==> flow/design.v <==
module SIGNAL_GENERATOR_ANALYZER_ONE_WIRE
(
	input CLK_100MHz,
	input rst,
	input  	MUAFR_MISO_P,
	input  	MUAFR_MISO_N,
	input 	enable_generate,
	output logic [11: 0] test_cnt_1,
	output logic [11: 0] test_cnt_0
);
localparam ITERATION = 1004; 
logic [3: 0] prev_MUAFR_MISO_P;
logic [3: 0] prev_MUAFR_MISO_N;
always @(posedge CLK_100MHz)
begin
	if (rst)
	begin
		prev_MUAFR_MISO_P <= 4'h0;
		prev_MUAFR_MISO_N <= 4'h0;
	end else
	begin
	prev_MUAFR_MISO_P[3] <= prev_MUAFR_MISO_P[2];
	prev_MUAFR_MISO_P[2] <= prev_MUAFR_MISO_P[1];
	prev_MUAFR_MISO_P[1] <= prev_MUAFR_MISO_P[0];
	prev_MUAFR_MISO_P[0] <= MUAFR_MISO_P;
	prev_MUAFR_MISO_N[3] <= prev_MUAFR_MISO_N[2];
	prev_MUAFR_MISO_N[2] <= prev_MUAFR_MISO_N[1];
	prev_MUAFR_MISO_N[1] <= prev_MUAFR_MISO_N[0];
	prev_MUAFR_MISO_N[0] <= MUAFR_MISO_N;
	end
end
logic [15: 0] cnt_analyzer;
logic [11: 0] cnt_skew_P;
logic [11: 0] cnt_skew_N;
always @(posedge CLK_100MHz)
begin
	if (rst)
	begin
		cnt_skew_P <= 0;
		cnt_skew_N <= 0;
		cnt_analyzer <= 0;
		test_cnt_1 <= 0;
		test_cnt_0 <= 0;
	end else
	if (enable_generate == 0)
		begin
			if ((~prev_MUAFR_MISO_P[2] & MUAFR_MISO_P) | (prev_MUAFR_MISO_P[2] & ~MUAFR_MISO_P))
				cnt_skew_P <= cnt_skew_P + 1;
			if ((~prev_MUAFR_MISO_N[2] & MUAFR_MISO_N) | (prev_MUAFR_MISO_N[2] & ~MUAFR_MISO_N))
				cnt_skew_N <= cnt_skew_N + 1;
			if (cnt_analyzer == (ITERATION - 2))
			begin
				cnt_skew_N <= 0;
				cnt_skew_P <= 0;
				test_cnt_1 <= cnt_skew_P;
				test_cnt_0 <= cnt_skew_N;
			end
			if (cnt_analyzer == ITERATION)
				cnt_analyzer <= 0;
			else
				cnt_analyzer <= cnt_analyzer + 1;
		end else
		begin
			cnt_skew_P <= 0;
			cnt_skew_N <= 0;
			cnt_analyzer <= 0;
		end
end
endmodule
module SIGNAL_GENERATOR_ANALYZER
(
	input CLK_100MHz,
	input rst,
	output logic [15:0] MUAFR_MOSI_P,
	output [15:0] MUAFR_MOSI_N,
	input  logic [15:0] MUAFR_MISO_P,
	input  logic [15:0] MUAFR_MISO_N,
	input enable_generate,
	output logic [15:0] status_wire,
	output [15:0] status_gen
);
logic kz;
logic kz_P;
logic kz_N;
logic [15: 0] status_gen_P;
logic [15: 0] status_gen_N;
assign status_gen [15: 0] = status_gen_P [15: 0] & status_gen_N [15: 0];
assign kz = kz_N & kz_P;
localparam cnt_ETALON_GEN_min = 20;
localparam cnt_ETALON_GEN_max = 250;
assign MUAFR_MOSI_N [15: 0]  = ~ MUAFR_MOSI_P [15: 0];
localparam ITERATION = 102;
logic [2: 0] prev_flag_signal_P;
logic [7: 0] cnt_kz_signal_P;
logic [7: 0] cnt_kz_signal_N;
logic [15: 0] fail;
logic [3: 0] j;
logic flag_signal_P;
logic [9: 0] cnt_true_channel [15: 0];
logic [9: 0] cnt_status_true;
wire [8:0] test_cnt_1 [15: 0];
wire [8:0] test_cnt_0 [15: 0];
genvar i;
generate
	for (i = 0; i < 16; i = i + 1)
	begin : generator
		wire [11:0] full_cnt_1;
		wire [11:0] full_cnt_0;
		SIGNAL_GENERATOR_ANALYZER_ONE_WIRE signal_generator_analyzer_one_wire
		(
			.CLK_100MHz(CLK_100MHz),
			.rst(rst),
			.enable_generate(enable_generate),
			.MUAFR_MISO_P(MUAFR_MISO_P[i]),
			.MUAFR_MISO_N(MUAFR_MISO_N[i]),
			.test_cnt_1(full_cnt_1),
			.test_cnt_0(full_cnt_0)
		);
		assign test_cnt_1[i] = full_cnt_1[8:0];
		assign test_cnt_0[i] = full_cnt_0[8:0];
	always @(posedge CLK_100MHz)
	if (rst)
		status_gen_P [i] <= 0;
	else if (enable_generate == 0)
		if ((test_cnt_1 [i] > cnt_ETALON_GEN_min - 1) & (test_cnt_1 [i] < cnt_ETALON_GEN_max + 1))
			status_gen_P [i] <= 1;
		else
			status_gen_P [i] <= 0;
	always @(posedge CLK_100MHz)
	if (rst)
		status_gen_N [i] <= 0;
	else if (enable_generate == 0)
		if ((test_cnt_0 [i] > cnt_ETALON_GEN_min - 1) & (test_cnt_0 [i] < cnt_ETALON_GEN_max + 1))
			status_gen_N [i] <= 1;
		else
			status_gen_N [i] <= 0;
	end
endgenerate
integer k;
always @(posedge CLK_100MHz)
begin
	if (rst)
	begin
		MUAFR_MOSI_P <= 16'h0;
		prev_flag_signal_P <= 3'b0;
		cnt_kz_signal_P <= 0;
		cnt_kz_signal_N <= 0;
		kz_P <= 0;
		kz_N <= 0;
		fail <= 16'hFFFF;
		j <= 0;
		flag_signal_P <= 1;
		for (k = 0; k < 16; k = k + 1)
			cnt_true_channel [k] <= 0;
		cnt_status_true <= 0;
		status_wire <= 16'h0;
	end else
	if (enable_generate == 1)
	begin
		if (flag_signal_P == 1)		 
		begin
			if (prev_flag_signal_P [0] != flag_signal_P)
			begin
				MUAFR_MOSI_P [15: 0] <= 16'h0;
			end else
			begin
				MUAFR_MOSI_P [j] <= ((cnt_status_true  < (ITERATION - 6)) & (cnt_status_true >= 0)) ? 1 : 0;
			end
		end	else
		begin
			if (prev_flag_signal_P [0] != flag_signal_P)
			begin
				MUAFR_MOSI_P [15: 0] <= 16'hFFFF;
			end else
			begin
				MUAFR_MOSI_P [j] <= ((cnt_status_true  < (ITERATION - 6)) & (cnt_status_true >= 0)) ? 0 : 1;
			end
		end
		prev_flag_signal_P [2] <= prev_flag_signal_P [1];
		prev_flag_signal_P [1] <= prev_flag_signal_P [0];
		prev_flag_signal_P [0] <= flag_signal_P;
		if (cnt_status_true  == (ITERATION - 3))  
		begin
			j <= j + 1;
			cnt_status_true <= 0;
			if (j == 15)
				flag_signal_P <= flag_signal_P + 1;
			if (fail[j] == 0)
				status_wire [j] <= 1;
			else
				status_wire [j] <= 0;
		end else
			cnt_status_true <= cnt_status_true + 1;
		if ((cnt_status_true  == (ITERATION - 4)) & (flag_signal_P == 0))  
			if ((cnt_true_channel [j] > (ITERATION >> 1)) & (cnt_true_channel [j] < (ITERATION << 1)) & (kz == 1))
				fail[j] <= 0;
			else
				fail[j] <= 1;
		if ((cnt_status_true  > (ITERATION - 7)) & (flag_signal_P == 0))  
			if (cnt_kz_signal_P > (ITERATION - 15))
				kz_P <= 1;
			else
				kz_P <= 0;
		if ((cnt_status_true  > (ITERATION - 7)) & (flag_signal_P == 0))	 
			if (cnt_kz_signal_N > (ITERATION - 15))
				kz_N <= 1;
			else
				kz_N <= 0;
		if (cnt_status_true  == (ITERATION - 4))  
			cnt_true_channel [j] <= 0;
		else
			if ((MUAFR_MISO_P [j] == flag_signal_P) & (MUAFR_MISO_N [j] != flag_signal_P))
				cnt_true_channel [j] <= cnt_true_channel [j] + 1;
		if (cnt_status_true  == (ITERATION - 4))  
			cnt_kz_signal_P <= 0;
		else
			if (((MUAFR_MISO_P [0] == MUAFR_MISO_P [j]) + (MUAFR_MISO_P [1] == MUAFR_MISO_P [j]) + (MUAFR_MISO_P [2] == MUAFR_MISO_P [j]) + (MUAFR_MISO_P [3] == MUAFR_MISO_P [j]) + (MUAFR_MISO_P [4] == MUAFR_MISO_P [j]) + (MUAFR_MISO_P [5] == MUAFR_MISO_P [j]) + (MUAFR_MISO_P [6] == MUAFR_MISO_P [j]) + (MUAFR_MISO_P [7] == MUAFR_MISO_P [j]) + (MUAFR_MISO_P [8] == MUAFR_MISO_P [j]) + (MUAFR_MISO_P [9] == MUAFR_MISO_P [j]) + (MUAFR_MISO_P [10] == MUAFR_MISO_P [j]) + (MUAFR_MISO_P [11] == MUAFR_MISO_P [j]) + (MUAFR_MISO_P [12] == MUAFR_MISO_P [j]) + (MUAFR_MISO_P [13] == MUAFR_MISO_P [j])) == 1)
				cnt_kz_signal_P <= cnt_kz_signal_P + 1;
		if (cnt_status_true  == (ITERATION - 3)) 
			cnt_kz_signal_N <= 0;
		else
			if (((MUAFR_MISO_N [0] == MUAFR_MISO_N [j]) + (MUAFR_MISO_N [1] == MUAFR_MISO_N [j]) + (MUAFR_MISO_N [2] == MUAFR_MISO_N [j]) + (MUAFR_MISO_N [3] == MUAFR_MISO_N [j]) + (MUAFR_MISO_N [4] == MUAFR_MISO_N [j]) + (MUAFR_MISO_N [5] == MUAFR_MISO_N [j]) + (MUAFR_MISO_N [6] == MUAFR_MISO_N [j]) + (MUAFR_MISO_N [7] == MUAFR_MISO_N [j]) + (MUAFR_MISO_N [8] == MUAFR_MISO_N [j]) + (MUAFR_MISO_N [9] == MUAFR_MISO_N [j]) + (MUAFR_MISO_N [10] == MUAFR_MISO_N [j]) + (MUAFR_MISO_N [11] == MUAFR_MISO_N [j]) + (MUAFR_MISO_N [12] == MUAFR_MISO_N [j]) + (MUAFR_MISO_N [13] == MUAFR_MISO_N [j])) > 13)
				cnt_kz_signal_N <= cnt_kz_signal_N + 1;
		end else
		begin
			j <= 0;
			cnt_true_channel [j] <= 0;
			cnt_status_true <= 0;
			flag_signal_P <= 0;
			MUAFR_MOSI_P <= 16'h0;
		end
end
endmodule
Settings: LEC_CHECK=0, ABC_AREA=1, CAP_MARGIN=30, CORE_MARGIN=2, CORE_UTILIZATION=72, CTS_CLUSTER_DIAMETER=396, CTS_CLUSTER_SIZE=13, PLACE_DENSITY_LB_ADDON=0.25, SETUP_SLACK_MARGIN=-0.24, SLEW_MARGIN=20; clock period 4.62 ns.
run.sh (not shown) runs the stock make flow with config.mk's settings and CLKGATE_MAP_FILE=.
The baseline reached the layout checks and failed them: negative setup slack.
Change:
ABC_AREA = unset   (was 1)
CAP_MARGIN = 20   (was 30)
CORE_UTILIZATION = 70   (was 72)
CTS_CLUSTER_DIAMETER = 28   (was 396)
CTS_CLUSTER_SIZE = 37   (was 13)
PLACE_DENSITY_LB_ADDON = unset   (was 0.25)
SETUP_SLACK_MARGIN = 1.42   (was -0.24)
clock period = 4.77 ns   (was 4.62 ns; I/O delays follow)
- The new run finished but failed the layout checks on negative setup slack
- die area hardly moves
- cell count shrinks by 14%
- via count shrinks by 8.7%
- cell area grows by 8.4%
- clock skew grows by 23 ps
- wire length grows by 11%
- hold slack is better by 40 ps
- clock power grows by 110%
- core utilization grows by 6.8 points
- first-iteration DRC count shrinks by 7.0%
Change:
CELL_PAD_IN_SITES_GLOBAL_PLACEMENT = 3   (was unset)
CORE_UTILIZATION = 40   (was 70)
CTS_CLUSTER_DIAMETER = 142   (was 28)
CTS_CLUSTER_SIZE = unset   (was 37)
SETUP_SLACK_MARGIN = 2.6   (was 1.42)
clock period = 10.0 ns   (was 4.77 ns; I/O delays follow)
The new run completed with no timing, DRC or antenna violations.
Sequential power went down by 52%.
Register-to-register slack is better by 4600 ps.
Worst setup slack gets better by 3500 ps.
Global-route usage fell by 15 points.
Combinational power goes down by 67%.
Critical path depth decreases by 3.
Power figures rest on the tool's default switching activity, not on a simulated workload.
